v48:
==> flow/design.v (excerpt) <==
 module Basys3_Abacus_Top(
	 input clk,
	 input rst,
    input btnC,
    input btnR,
    input btnU,
    input [15:0] sw,
     output [6:0] seg,
     output dp,
     output [3:0] an,
     output [15:0] led
 );
make LEC_CHECK=0 ABC_AREA=1 CAP_MARGIN=15 CELL_PAD_IN_SITES_DETAIL_PLACEMENT=1 CELL_PAD_IN_SITES_GLOBAL_PLACEMENT=2 CORE_ASPECT_RATIO=0.65 CORE_MARGIN=2 CORE_UTILIZATION=55 CTS_CLUSTER_SIZE=31 HOLD_SLACK_MARGIN=-0.05 MAX_ROUTING_LAYER=met4 MIN_ROUTING_LAYER=met2 SETUP_SLACK_MARGIN=0.31 SLEW_MARGIN=40 TNS_END_PERCENT=35 finish   # period 5.5 ns
run.sh (not shown) runs the stock make flow with config.mk's settings and CLKGATE_MAP_FILE=.
Run status, v48: aborted in global placement without I/O, error GPL-0301
The following lists how v44 was set up differently from v48:
Settings: ABC_AREA no longer set, was 1; MAX_ROUTING_LAYER no longer set, was met4; CORE_UTILIZATION now 70, was 55; SETUP_SLACK_MARGIN no longer set, was 0.31; CTS_CLUSTER_SIZE no longer set, was 31; SLEW_MARGIN now 20, was 40; MIN_ROUTING_LAYER no longer set, was met2; CTS_CLUSTER_DIAMETER now 29, previously not set; CAP_MARGIN now 20, was 15; CELL_PAD_IN_SITES_DETAIL_PLACEMENT no longer set, was 1; HOLD_SLACK_MARGIN no longer set, was -0.05; CORE_ASPECT_RATIO no longer set, was 0.65; CELL_PAD_IN_SITES_GLOBAL_PLACEMENT no longer set, was 2; TNS_END_PERCENT no longer set, was 35; the clock period (ns, I/O delays scaled along) now 5.17, was 5.5.
### Flow results
v44 vs v48: die height up by more than 10%
Looking at area enclosed by the die boundary, v44 sits 17% lower than v48 does.
In v44 the implementation completed, yet the final layout does not meet the checks, the culprit being negative setup slack.
v44 vs v48: floorplan row count up by more than 10%
Portion of netlist area occupied by mux cells: lower on v48
> inputs changed (v44 -> v29)
Settings: setting SETUP_SLACK_MARGIN to 0.86 for the first time; setting PLACE_DENSITY_LB_ADDON to 0.26 for the first time; changing CORE_UTILIZATION from 70 to 72; setting ABC_AREA to 1 for the first time; changing the clock period (ns, I/O delays scaled along) from 5.17 to 4.87.
Notes after the runs:
- v29 has relative contribution of combinational cells to total power above what v44 had.
- In v29 relative to v44, total combinational power had gone up by more than a quarter.
- Compared to v44, v29 has placement-stage cell area 1000 um^2 lower.
- In the tables for v44 and v29, total setup violations reported at the end of the flow reads higher with v44.
- Of v44 and v29, only v29 finishes the flow clean.
- Worst hold slack sits higher in v29 than in v44.
- Compared with v44, critical path depth in v29 increased by a little under 10%.
The following lists how v30 was set up differently from v29:
Settings: CTS_CLUSTER_DIAMETER: 29 -> unset; CORE_UTILIZATION: 72 -> 40; SETUP_SLACK_MARGIN: 0.86 -> unset; ABC_AREA: 1 -> unset; PLACE_DENSITY_LB_ADDON: 0.26 -> unset; the clock period (ns, I/O delays scaled along): 4.87 -> 10.0.
[summary]
v30: all stages complete, timing, DRC and antenna checks passed. [v30 vs v29] starting density of the core: lower in v30. The more densely filled core belongs to v29, not v30. Proportion of power drawn by the clock network in v30 vs v29: down 10 points. Endpoint of the most critical setup path = seg[5]$_DFF_P_: v29; endpoint of the most critical setup path = seg[1]$_DFF_P_: v30. Overall power came out lower on v30 than on v29.
The following lists how v40 was set up differently from v30:
Settings: CORE_ASPECT_RATIO: unset -> 1.09; ABC_AREA: unset -> 1; PLACE_DENSITY_LB_ADDON: unset -> 0.07; CTS_CLUSTER_SIZE: unset -> 90; CAP_MARGIN: 20 -> 35.
## What came out
When v40 is set beside v30, its number of combinational gates with multiple inputs turns out to be 18 smaller. What v30 reported for routed metal-1 wire length has to be multiplied by 0.839 to get the figure for v40. Comparing v30 and v40, the higher final net count is on v40. Higher share of total power in the clock network among v30 and v40: v30. Diff v30 -> v40: cell count higher, count of plain and timing-repair buffers higher, number of buffers and inverters on the critical path lower. v40 ends up with a share of synthesized area spent on multiplexers that is 2.8 points lower than in v30. v40 against v30: accumulated negative setup slack stayed essentially flat, pre-CTS worst setup slack fell by 0.12 ns.
## Diff of input files: v19 against v40
Settings: CAP_MARGIN changed from 35 to 20; CTS_CLUSTER_SIZE removed (was 90); CORE_ASPECT_RATIO removed (was 1.09); ABC_AREA removed (was 1); PLACE_DENSITY_LB_ADDON removed (was 0.07); the clock period (ns, I/O delays scaled along) changed from 10.0 to 6.61.
Notes after the runs:
v19 completed every stage of the flow, and the final layout passed the timing, design-rule and antenna checks.
Between v19 and v40, cell area is higher for v19, v40 comes in under that.
The run showing the greater area after synthesis is v19.
Number of non-clock buffers, v19 vs v40: up by a little under 10%
v19 has leakage dissipation below what v40 had.
v19 ended up with seg[1]$_DFF_P_ as its capturing element of the worst setup path; v40 ended up with led[9].
Route | v19 vs v40 | wire longer in v19
Gate count of the mapped netlist was lower in the run labelled v19.

========
## build 40
Starting RTL as in the previous note.
export LEC_CHECK = 0
export ABC_AREA = 0
export CAP_MARGIN = 20
export CELL_PAD_IN_SITES_DETAIL_PLACEMENT = 1
export CELL_PAD_IN_SITES_GLOBAL_PLACEMENT = 1
export CORE_ASPECT_RATIO = 0.72
export CORE_MARGIN = 4
export CORE_UTILIZATION = 40
export CTS_CLUSTER_SIZE = 72
export GPL_TIMING_DRIVEN = 0
export MIN_ROUTING_LAYER = met2
export PLACE_DENSITY_LB_ADDON = 0.28
export SETUP_SLACK_MARGIN = -0.6
export SLEW_MARGIN = 20
export TNS_END_PERCENT = 45
create_clock -name core_clock -period 9.17 [get_ports {clk}]
## Diff of input files: build 98 against build 40
==> flow/config.mk <==
export PLATFORM = sky130hd
export DESIGN_NAME = Basys3_Abacus_Top
export DESIGN_NICKNAME = Basys3_Abacus_Top
export VERILOG_FILES = /design/flow/design.v
export SDC_FILE = /design/flow/constraint.sdc
export NUM_CORES = 4
export LEC_CHECK = 0
export CAP_MARGIN = 20
export CORE_MARGIN = 2
export CORE_UTILIZATION = 58
export SLEW_MARGIN = 20
==> flow/constraint.sdc <==
create_clock -name core_clock -period 3.94 [get_ports {clk}]
set_input_delay 0.7880 -clock core_clock [delete_from_list [all_inputs] [get_ports {clk}]]
set_output_delay 0.7880 -clock core_clock [all_outputs]
set_load 0.01 [all_outputs]
[summary]
Build 98: all stages done; final checks FAILED (negative setup slack).
[compare] base=build 40 new=build 98: total power now larger, clock share of power has decreased.
Per the comparison of build 98 with build 40, worst-case clock skew higher, first-iteration DRC count -1858.
Setup changes, build 98 to build 88
-- flow/config.mk --
<<< build 98, line 10
export CORE_UTILIZATION = 58
>>> build 88, line 10
export CORE_UTILIZATION = 67
export CTS_CLUSTER_SIZE = 15
==> flow/constraint.sdc <==
create_clock -name core_clock -period 5.25 [get_ports {clk}]
set_input_delay 1.0500 -clock core_clock [delete_from_list [all_inputs] [get_ports {clk}]]
set_output_delay 1.0500 -clock core_clock [all_outputs]
set_load 0.01 [all_outputs]
### Flow results
Hold slack in build 88 is 0.025 ns below build 98. Looking only at setup slack after layout, and setting everything else aside, the higher value of build 88 and build 98 goes to build 88. As for a clean layout from build 88 and build 98, there is none. | build 88 | all stages done | FAIL | negative setup slack |. Against build 98, overall power in build 88 came out better. | leakage power figure | build 88 vs build 98 | better |.

========
Starting RTL as in the previous note.
## Basys3_Abacus_Top
 module Basys3_Abacus_Top(
	 input clk,
	 input rst,
    input btnC,
    input btnR,
    input btnU,
    input [15:0] sw,
     output [6:0] seg,
     output dp,
     output [3:0] an,
     output [15:0] led
 );
==> flow/config.mk <==
export PLATFORM = sky130hd
export DESIGN_NAME = Basys3_Abacus_Top
export DESIGN_NICKNAME = Basys3_Abacus_Top
export VERILOG_FILES = /design/flow/design.v
export SDC_FILE = /design/flow/constraint.sdc
export NUM_CORES = 4
export LEC_CHECK = 0
export ABC_AREA = 1
export CAP_MARGIN = 20
export CORE_MARGIN = 2
export CORE_UTILIZATION = 72
export CTS_CLUSTER_DIAMETER = 54
export CTS_CLUSTER_SIZE = 15
export MAX_ROUTING_LAYER = met4
export PLACE_DENSITY_LB_ADDON = 0.27
export SLEW_MARGIN = 20
==> flow/constraint.sdc <==
create_clock -name core_clock -period 4.17 [get_ports {clk}]
set_input_delay 0.8340 -clock core_clock [delete_from_list [all_inputs] [get_ports {clk}]]
set_output_delay 0.8340 -clock core_clock [all_outputs]
set_load 0.01 [all_outputs]
The baseline produced a layout that fails on setup timing.
Change:
Settings changed: CORE_UTILIZATION 72 to 70, CTS_CLUSTER_DIAMETER 54 to 42, CTS_CLUSTER_SIZE 15 to unset, MAX_ROUTING_LAYER met4 to unset, PLACE_DENSITY_LB_ADDON 0.27 to unset, SETUP_SLACK_MARGIN set to 0.7.
Clock period 4.17 ns to 4.76 ns, I/O delays scaled along.
Result:
- The changed run ran to the end with no violations
- synthesized cell count stays the same
- cell count stays flat
- via count goes down by 3.9%
- total power falls by 1.7%
- wire length decreases by 9.0%
- register-to-register slack is better by 680 ps
Change:
Settings changed: ABC_AREA 1 to unset, SETUP_SLACK_MARGIN 0.7 to unset.
Clock period 4.76 ns to 5.11 ns, I/O delays scaled along.
This time the run finished but failed the layout checks on setup timing; core utilization came out higher by 0.53 points; non-clock buffer count came out higher by 86; clock power came out lower by about a fifth; wire length came out higher by about a fifth; sequential cell count stays the same; register-to-register slack gets worse by 610 ps; global-route usage came out higher by 4.2 points; final area came out higher by a few percent; final cell count came out lower by a little under a tenth; total power came out lower by roughly a tenth; critical path depth came out higher by 1.

========
Basys3_Abacus_Top again, from the RTL that the note above started with.
clock: 8.31 ns
lec_check: 0
cap_margin: 20
core_margin: 2
core_utilization: 68
cts_cluster_diameter: 44
cts_cluster_size: 87
hold_slack_margin: 0.3
slew_margin: 20
Then changed:
--- a/flow/config.mk
+++ b/flow/config.mk
@@ -8 +8 @@
-export CAP_MARGIN = 20
+export CAP_MARGIN = 35
@@ -10,4 +10,2 @@
-export CORE_UTILIZATION = 68
-export CTS_CLUSTER_DIAMETER = 44
-export CTS_CLUSTER_SIZE = 87
-export HOLD_SLACK_MARGIN = 0.3
+export CORE_UTILIZATION = 40
+export CTS_CLUSTER_SIZE = 90
==> flow/constraint.sdc (replaced) <==
create_clock -name core_clock -period 10.0 [get_ports {clk}]
set_input_delay 2.0000 -clock core_clock [delete_from_list [all_inputs] [get_ports {clk}]]
set_output_delay 2.0000 -clock core_clock [all_outputs]
set_load 0.01 [all_outputs]
After rerunning: The new run finished clean; power shrinks by 18%; worst setup slack improves by 1700 ps; design area grows by about 0.9%; synthesized cell count does not change; die area grows by 68%; global-route usage shrinks by 10 points; first-iteration DRC count shrinks by about 27%.
Then changed:
--- a/flow/config.mk
+++ b/flow/config.mk
@@ -8 +8,2 @@
-export CAP_MARGIN = 35
+export ABC_AREA = 1
+export CAP_MARGIN = 20
@@ -10,2 +11 @@
-export CORE_UTILIZATION = 40
-export CTS_CLUSTER_SIZE = 90
+export CORE_UTILIZATION = 72
==> flow/constraint.sdc (replaced) <==
create_clock -name core_clock -period 12.4 [get_ports {clk}]
set_input_delay 2.4800 -clock core_clock [delete_from_list [all_inputs] [get_ports {clk}]]
set_output_delay 2.4800 -clock core_clock [all_outputs]
set_load 0.01 [all_outputs]
Effect: Wire length came out lower by 14%; final cell count is higher by 1.1%; utilization came out higher by 35 points; count of clock-buffer cells in the layout goes down by 3; via count hardly moves; total power goes down by 27%.

========
ember:
Basys3_Abacus_Top again, from the RTL that the note above started with.
clock: 3.88 ns
lec_check: 0
abc_area: 1
cap_margin: 20
core_margin: 2
core_utilization: 72
cts_cluster_diameter: 394
cts_cluster_size: 10
hold_slack_margin: 0.3
place_density: 0.42
setup_slack_margin: 0.45
slew_margin: 20
Layout checks on ember: not met. Flow itself completed; violations: setup timing.
[inputs] harbor vs ember
Settings: CORE_UTILIZATION changed from 72 to 59; CTS_CLUSTER_DIAMETER removed (was 394); CTS_CLUSTER_SIZE removed (was 10); HOLD_SLACK_MARGIN removed (was 0.3); ABC_AREA removed (was 1); SETUP_SLACK_MARGIN removed (was 0.45); PLACE_DENSITY removed (was 0.42); the clock period (ns, I/O delays scaled along) changed from 3.88 to 6.61.
Findings:
harbor did not stop at any stage, and its layout met the timing, design-rule and antenna checks. Across both runs, multi-input gate share of the layout cell area was higher for harbor than for ember. Die area | harbor > ember. Of the two values seen for capturing element of the worst setup path, seg[6]$_DFF_P_ was produced by harbor and seg[1]$_DFF_P_ by ember. Looking at distinct cell type count after synthesis across harbor and ember, the one that comes out lower is ember.
> inputs changed (harbor -> yarrow)
Settings: the clock period (ns, I/O delays scaled along) changed from 6.61 to 6.5.
Findings:
yarrow was carried through to the last stage, and its layout satisfied the timing, design-rule and antenna checks.
Re number of global-route vias before repair: harbor was higher than yarrow.
Design area delta (yarrow -> harbor): insignificant
The power in sequential cells of yarrow and that of harbor are within noise of each other.
yarrow and harbor ended up with roughly the same chip footprint.
What amber does differently from yarrow at the input level:
Settings: setting HOLD_SLACK_MARGIN to -0.1 for the first time; changing CORE_UTILIZATION from 59 to 70; setting CTS_CLUSTER_SIZE to 87 for the first time; changing the clock period (ns, I/O delays scaled along) from 6.5 to 8.28.
Results
- amber ended with every stage complete and zero timing, DRC or antenna violations.
- Of amber and yarrow, it is amber that has the higher wire length.
- End point of the critical path = seg[6]$_DFF_P_: yarrow; end point of the critical path = seg[1]$_DFF_P_: amber
- [compare] base=yarrow new=amber: die extent in x -8.0%; required time at the endpoint of the critical path moved up; number of rows in the core area moved down.

========
Starting RTL as in the previous note.
==> flow/config.mk <==
export PLATFORM = sky130hd
export DESIGN_NAME = Basys3_Abacus_Top
export DESIGN_NICKNAME = Basys3_Abacus_Top
export VERILOG_FILES = /design/flow/design.v
export SDC_FILE = /design/flow/constraint.sdc
export NUM_CORES = 4
export LEC_CHECK = 0
export ABC_AREA = 0
export CAP_MARGIN = 20
export CELL_PAD_IN_SITES_DETAIL_PLACEMENT = 2
export CORE_ASPECT_RATIO = 1.91
export CORE_MARGIN = 4
export CORE_UTILIZATION = 41
export CTS_CLUSTER_DIAMETER = 132
export GPL_TIMING_DRIVEN = 0
export MAX_ROUTING_LAYER = met5
export PLACE_DENSITY_LB_ADDON = 0.18
export SETUP_SLACK_MARGIN = 0.7
export SLEW_MARGIN = 20
export TNS_END_PERCENT = 50
==> flow/constraint.sdc <==
create_clock -name core_clock -period 8.14 [get_ports {clk}]
set_input_delay 1.6280 -clock core_clock [delete_from_list [all_inputs] [get_ports {clk}]]
set_output_delay 1.6280 -clock core_clock [all_outputs]
set_load 0.01 [all_outputs]
The baseline finished clean.
Edit:
Settings changed: ABC_AREA 0 to not set, CELL_PAD_IN_SITES_DETAIL_PLACEMENT 2 to not set, CORE_ASPECT_RATIO 1.91 to not set, CORE_MARGIN 4 to 2, CORE_UTILIZATION 41 to 56, CTS_CLUSTER_DIAMETER 132 to not set, CTS_CLUSTER_SIZE set to 99, GPL_TIMING_DRIVEN 0 to not set, MAX_ROUTING_LAYER met5 to not set, PLACE_DENSITY_LB_ADDON 0.18 to not set, SETUP_SLACK_MARGIN 0.7 to -0.8, TNS_END_PERCENT 50 to 10.
Outcome: Clock power is lower by a few percent; routed wire length fell by well over a third; area after synthesis is unchanged; die size is lower by a quarter to a third; design area drops by a few percent; clock skew shrinks by 10 ps; worst setup slack improves by 720 ps; register-to-register slack improved by 720 ps; first-iteration DRC count is lower by a little under a tenth; power drops by a few percent; global-route usage goes down by 9.4 points.

========
Starting RTL as in the previous note.
export LEC_CHECK = 0
export ABC_AREA = 1
export CAP_MARGIN = 20
export CORE_MARGIN = 2
export CORE_UTILIZATION = 72
export CTS_CLUSTER_DIAMETER = 394
export CTS_CLUSTER_SIZE = 10
export HOLD_SLACK_MARGIN = 0.28
export PLACE_DENSITY = 0.42
export SETUP_SLACK_MARGIN = 0.45
export SLEW_MARGIN = 20
export TNS_END_PERCENT = 5
create_clock -name core_clock -period 3.67 [get_ports {clk}]
The baseline reached the layout checks and failed them: setup timing.
Change:
--- a/flow/config.mk
+++ b/flow/config.mk
@@ -12,5 +12,4 @@
-export CTS_CLUSTER_DIAMETER = 394
-export CTS_CLUSTER_SIZE = 10
-export HOLD_SLACK_MARGIN = 0.28
-export PLACE_DENSITY = 0.42
-export SETUP_SLACK_MARGIN = 0.45
+export CTS_CLUSTER_DIAMETER = 29
+export CTS_CLUSTER_SIZE = 93
+export PLACE_DENSITY_LB_ADDON = 0.26
+export SETUP_SLACK_MARGIN = 0.86
==> flow/constraint.sdc (replaced) <==
create_clock -name core_clock -period 4.87 [get_ports {clk}]
set_input_delay 0.9740 -clock core_clock [delete_from_list [all_inputs] [get_ports {clk}]]
set_output_delay 0.9740 -clock core_clock [all_outputs]
set_load 0.01 [all_outputs]
Outcome: The new run ran to the end with no violations. Sequential power is lower by 25%. Via count is about the same. Routed wire length is higher by 5.1%. Clock-buffer cell count is higher by 27. Non-clock buffer count is lower by 138. Cell area is lower by 0.66%. Global-route usage is higher by 1.8 points. Critical path depth is higher by 3. Power is higher by 6.7%. Die area is unchanged. First-iteration DRC count is higher by 42%.
Change:
--- a/flow/config.mk
+++ b/flow/config.mk
@@ -8 +7,0 @@
-export ABC_AREA = 1
@@ -11,5 +10,3 @@
-export CORE_UTILIZATION = 72
-export CTS_CLUSTER_DIAMETER = 29
-export CTS_CLUSTER_SIZE = 93
-export PLACE_DENSITY_LB_ADDON = 0.26
-export SETUP_SLACK_MARGIN = 0.86
+export CORE_UTILIZATION = 68
+export CTS_CLUSTER_SIZE = 87
+export HOLD_SLACK_MARGIN = -0.1
==> flow/constraint.sdc (replaced) <==
create_clock -name core_clock -period 8.28 [get_ports {clk}]
set_input_delay 1.6560 -clock core_clock [delete_from_list [all_inputs] [get_ports {clk}]]
set_output_delay 1.6560 -clock core_clock [all_outputs]
set_load 0.01 [all_outputs]
First-iteration DRC count fell by roughly a tenth.
Cell area fell by a few percent.
Area after synthesis is higher by a few percent.
Global-route usage came out lower by 6.4 points.
Via count went down by a little under a tenth.
Die size climbs by roughly a tenth.
Non-clock buffer count fell by 28.
Change:
--- a/flow/config.mk
+++ b/flow/config.mk
@@ -10,3 +10,2 @@
-export CORE_UTILIZATION = 68
-export CTS_CLUSTER_SIZE = 87
-export HOLD_SLACK_MARGIN = -0.1
+export CORE_UTILIZATION = 59
+export SETUP_SLACK_MARGIN = -0.8
@@ -14 +12,0 @@
-export TNS_END_PERCENT = 5
==> flow/constraint.sdc (replaced) <==
create_clock -name core_clock -period 8.14 [get_ports {clk}]
set_input_delay 1.6280 -clock core_clock [delete_from_list [all_inputs] [get_ports {clk}]]
set_output_delay 1.6280 -clock core_clock [all_outputs]
set_load 0.01 [all_outputs]
Effect: Count of clock-buffer cells in the layout increases by 5. Global-route usage decreases by 3.9 points. Critical path depth is unchanged. Sequential share of layout area does not change. Setup slack got worse by 0.097 ns. Final area does not change.
No activity file was given, so power comes from the tool's default toggle rates.
